## run 1
Design cnn_accel, start of the top module:
module cnn_accel (
    input  logic        clk,
    input  logic        rst,
    input  logic        wr_en,
    input  logic        wr_sel,      
    input  logic [5:0]  wr_addr,
    input  logic [7:0]  wr_data,
    input  logic        start,
    output logic        ready,
    output logic        out_valid,
    output logic [15:0] out_data
);
clock: 6.95 ns
lec_check: 0
cap_margin: 25
core_margin: 3
core_utilization: 39
gpl_routability_driven: 0
gpl_timing_driven: 1
max_routing_layer: met4
min_routing_layer: met1
place_density: 0.72
slew_margin: 15
tns_end_percent: 65
run.sh (not shown) runs the stock make flow with config.mk's settings and CLKGATE_MAP_FILE=.
The final report for run 1 shows a completed flow and a layout that fails verification, specifically setup timing.
Modified inputs, run 2 compared to run 1
- swapping 15 for 20 in SLEW_MARGIN
- clearing GPL_ROUTABILITY_DRIVEN, which used to be 0
- clearing MIN_ROUTING_LAYER, which used to be met1
- clearing PLACE_DENSITY, which used to be 0.72
- swapping 25 for 20 in CAP_MARGIN
- clearing TNS_END_PERCENT, which used to be 65
- swapping 3 for 2 in CORE_MARGIN
- clearing GPL_TIMING_DRIVEN, which used to be 1
- swapping 39 for 37 in CORE_UTILIZATION
- clearing MAX_ROUTING_LAYER, which used to be met4
- swapping 6.95 for 8.27 in the clock period (ns, I/O delays scaled along)
--- outcome ---
Run 2 ended up with a higher global-route wire length before repair than run 1 did.
The higher count of inserted tapcells came out of run 2.
From run 1 to run 2 the numbers moved as follows: first-iteration DRC count has decreased, largest stage delay on the critical path has remained practically unchanged, area added between synthesis and finish has decreased, cell area has decreased, overall power consumption has decreased.
Run 2 did not stop at any stage, and its layout met the timing, design-rule and antenna checks.
Sequential power (run 2 vs. run 1) decreases by more than 10%
Between run 2 and run 1, the difference in global-route usage is negligible.
Here is what was changed in the inputs of run 3 compared with run 2.
- putting ABC_AREA at 1 where nothing was set
- swapping 37 for 72 in CORE_UTILIZATION
- putting CTS_CLUSTER_DIAMETER at 231 where nothing was set
- swapping 8.27 for 7.2 in the clock period (ns, I/O delays scaled along)
Results
Summary of run 2 and run 3: one run falls short of a clean finish, namely run 3.
The flow for run 3 finished, though final verification flagged setup timing.
Looking at floorplan-stage core utilization, run 3 sits 36 points higher than run 2 does.
Of the two values seen for highest routed metal layer, met5 was produced by run 3 and met4 by run 2.
Run 2 has higher total power than run 3.
Changes observed in run 3 relative to run 2: detailed route wirelength on metal2 moved down, total wirelength of the detailed-routed design shows an increase of about 3.2%, final instance area has increased, critical path depth in cells moved up, smallest hold slack moved down.
Taking run 2 as the reference point, the routed length on met3 of run 3 rises by 14000 um.
Taking run 2 as the reference point, the flop share of the area of run 3 falls by 0.73 points.
Diff run 2..run 3 | flip-flop count | unchanged
Run 2 and run 3 ended up with nearly the same power of the sequential group.
Input-level comparison between run 4 and run 3:
- ABC_AREA no longer set, was 1
- PLACE_DENSITY now 0.66, previously not set
- CTS_CLUSTER_DIAMETER no longer set, was 231
- the clock period (ns, I/O delays scaled along) now 7.12, was 7.2
--- outcome ---
- Completing all stages was not enough for run 4: its layout failed the final checks because of capacitance limit, slew limit, setup timing.
- Looking at final-report setup violation count, run 4 sits 1 below run 3.
- Area after synthesis of run 4 falls short of that of run 3 by a few percent.
- Core util | run 4 vs run 3 | run 4 higher
- Taking run 4 as 1.0, run 3 lands at 0.65 on power.
- Comparing run 4 and run 3, the higher power share of the clock group was measured on run 3.
- Share of the clock period used by the worst path after layout, run 4 and run 3, higher one = run 4.
[inputs] run 5 vs run 4
- CORE_UTILIZATION changed from 72 to 35
- PLACE_DENSITY removed (was 0.66)
- the clock period (ns, I/O delays scaled along) changed from 7.12 to 13.8
--- outcome ---
Run 5 finished end to end and its layout was clean on timing, DRC and antenna. Relative to run 4, the global-route usage of run 5 is lower by 23 points. As far as count of final hold-check violations is concerned, run 4 and run 5 perform about the same. Compared with run 4, in run 5 worst path arrival time higher, total negative setup slack up 1.60 ns. Of run 5 and run 4, the run reporting the lower part of the power in the clock network was run 4. Side by side, wire length of the first global-routing pass turned out higher in run 5 than in run 4. STATUS total length of routed wires: run 5 loses against run 4. Re clock-buffer cell count: run 5 is about 6.5% down on run 4. Relative to run 4, the weighted congestion at the end of routability-driven global placement measured on run 5 has decreased by a few percent.
The following lists how run 6 was set up differently from run 5:
- CTS_CLUSTER_SIZE newly set to 10
- CORE_UTILIZATION changed from 35 to 72
- the clock period (ns, I/O delays scaled along) changed from 13.8 to 11.6
### Flow results
[compare] base=run 5 new=run 6: cell count went down by 1184; total power went up by 1.7 mW; CTS H-tree depth was more or less identical; cell total after placement went down by 1150.
Compared with run 5, the detailed router inserted more vias in run 6.


Starting RTL as in the previous note.
Settings: LEC_CHECK=0, CAP_MARGIN=20, CORE_MARGIN=2, CORE_UTILIZATION=66, CTS_CLUSTER_SIZE=35, SLEW_MARGIN=20; clock period 6.18 ns.
The first run finished but fails on negative setup slack.
Then changed:
- CTS_CLUSTER_SIZE: 35 -> not set
- clock period: 6.18 -> 12.1 ns (I/O delays scaled with it)
With this change the flow ran to the end with no violations.
Core utilization drops by 5.2 points.
First-iteration DRC count drops by 13%.
Worst setup slack gains 5.3 ns.
Worst hold slack gains 0.0083 ns.
Synthesized area does not change.
Power drops by 55%.
Non-clock buffer count drops by 414.
Combinational power drops by 60%.


Setup of build 52:
Starting RTL as in the previous note.
clock: 5.94 ns
lec_check: 0
abc_area: 1
cap_margin: 20
core_margin: 2
core_utilization: 72
cts_cluster_diameter: 313
cts_cluster_size: 10
place_density: 0.38
setup_slack_margin: 1.73
slew_margin: 20
tns_end_percent: 5
Every stage of build 52 finished as expected; the final checks, on the other hand, flagged negative setup slack, which means the layout fails.
For build 92, these inputs were changed with respect to build 52:
Settings: PLACE_DENSITY: 0.38 -> unset; ABC_AREA: 1 -> unset; CTS_CLUSTER_SIZE: 10 -> unset; CTS_CLUSTER_DIAMETER: 313 -> unset; CORE_UTILIZATION: 72 -> 57; SETUP_SLACK_MARGIN: 1.73 -> unset; TNS_END_PERCENT: 5 -> unset; the clock period (ns, I/O delays scaled along): 5.94 -> 5.2.
Findings:
Completing all stages was not enough for build 92: its layout failed the final checks because of negative setup slack.
Between build 92 and build 52, the difference in multi-input combinational area share is negligible.
Number of sequential cells in the layout came out exactly the same in build 92 and build 52.
Build 52 → build 92: power after layout picked up an extra 77%; routed wire length has decreased.
What build 5 does differently from build 92 at the input level:
Settings: setting ABC_AREA to 1 for the first time; changing CORE_UTILIZATION from 57 to 66; changing the clock period (ns, I/O delays scaled along) from 5.2 to 5.64.
[summary]
- Complete run, failing final checks: build 5, reason negative setup slack.
- The detailed-placement wirelength estimate number comes out lower for build 92 vs build 5.
- Summary of build 5 over build 92: sequential-to-total area share from yosys stat now sits lower; count of instances resized after the clock tree is built now sits lower.
- In the tables for build 5 and build 92, post-route minimum period reads higher with build 92.
- Multiplexer fraction of the synthesized cell area came out lower on build 5 than on build 92.
- Taking build 5 as 1.0, build 92 lands at 1.16 on layout buffer count excluding clock buffers.
- Any difference in clock tree cell share of total cell area between build 5 and build 92 is small enough to ignore.
- Run comparison: build 92 uppermost signal routing layer after detailed routing met4; build 5 uppermost signal routing layer after detailed routing met5
Input changes introduced in build 79 (baseline for comparison: build 5):
Settings: an added SETUP_SLACK_MARGIN of 1.48; an added PLACE_DENSITY of 0.66; a change of CORE_UTILIZATION from 66 to 72; a change of the clock period (ns, I/O delays scaled along) from 5.64 to 5.14.
Notes after the runs:
- Build 79 finished all stages; however, its layout fails the closing checks, the failures being max-capacitance violations, max-slew violations, negative setup slack.
- The number of standard cells in the final layout excluding fillers number comes out higher for build 79 vs build 5.
- NOTE average vias per placed instance build 5->build 79 increased by more than 10%
- Area of the mapped netlist came out exactly the same in build 5 and build 79.
- Summary of build 79 over build 5: worst slack on hold paths increased by 0.022 ns relative to the old numbers, count of final max-slew check failures increased by 15 relative to the old numbers.
- Taking build 5 as the reference, in build 79 final period utilization up 23 points; setup slack after layout down 1.01 ns; power up about 43%; clock period minus worst slack up 0.51 ns; depth of the critical timing path with buffers and inverters included down about 3.4%.
- Build 79 reports its destination of the critical timing path as u_conv.acc[9]$_DFF_PP0_ while build 5 reports u_conv.acc[15]$_DFF_PP0_.
- When the final numbers for build 5 and build 79 were put side by side, the count of clock-buffer cells in the layout turned out to be greater in build 5.
Power and IR drop assume default switching activity.
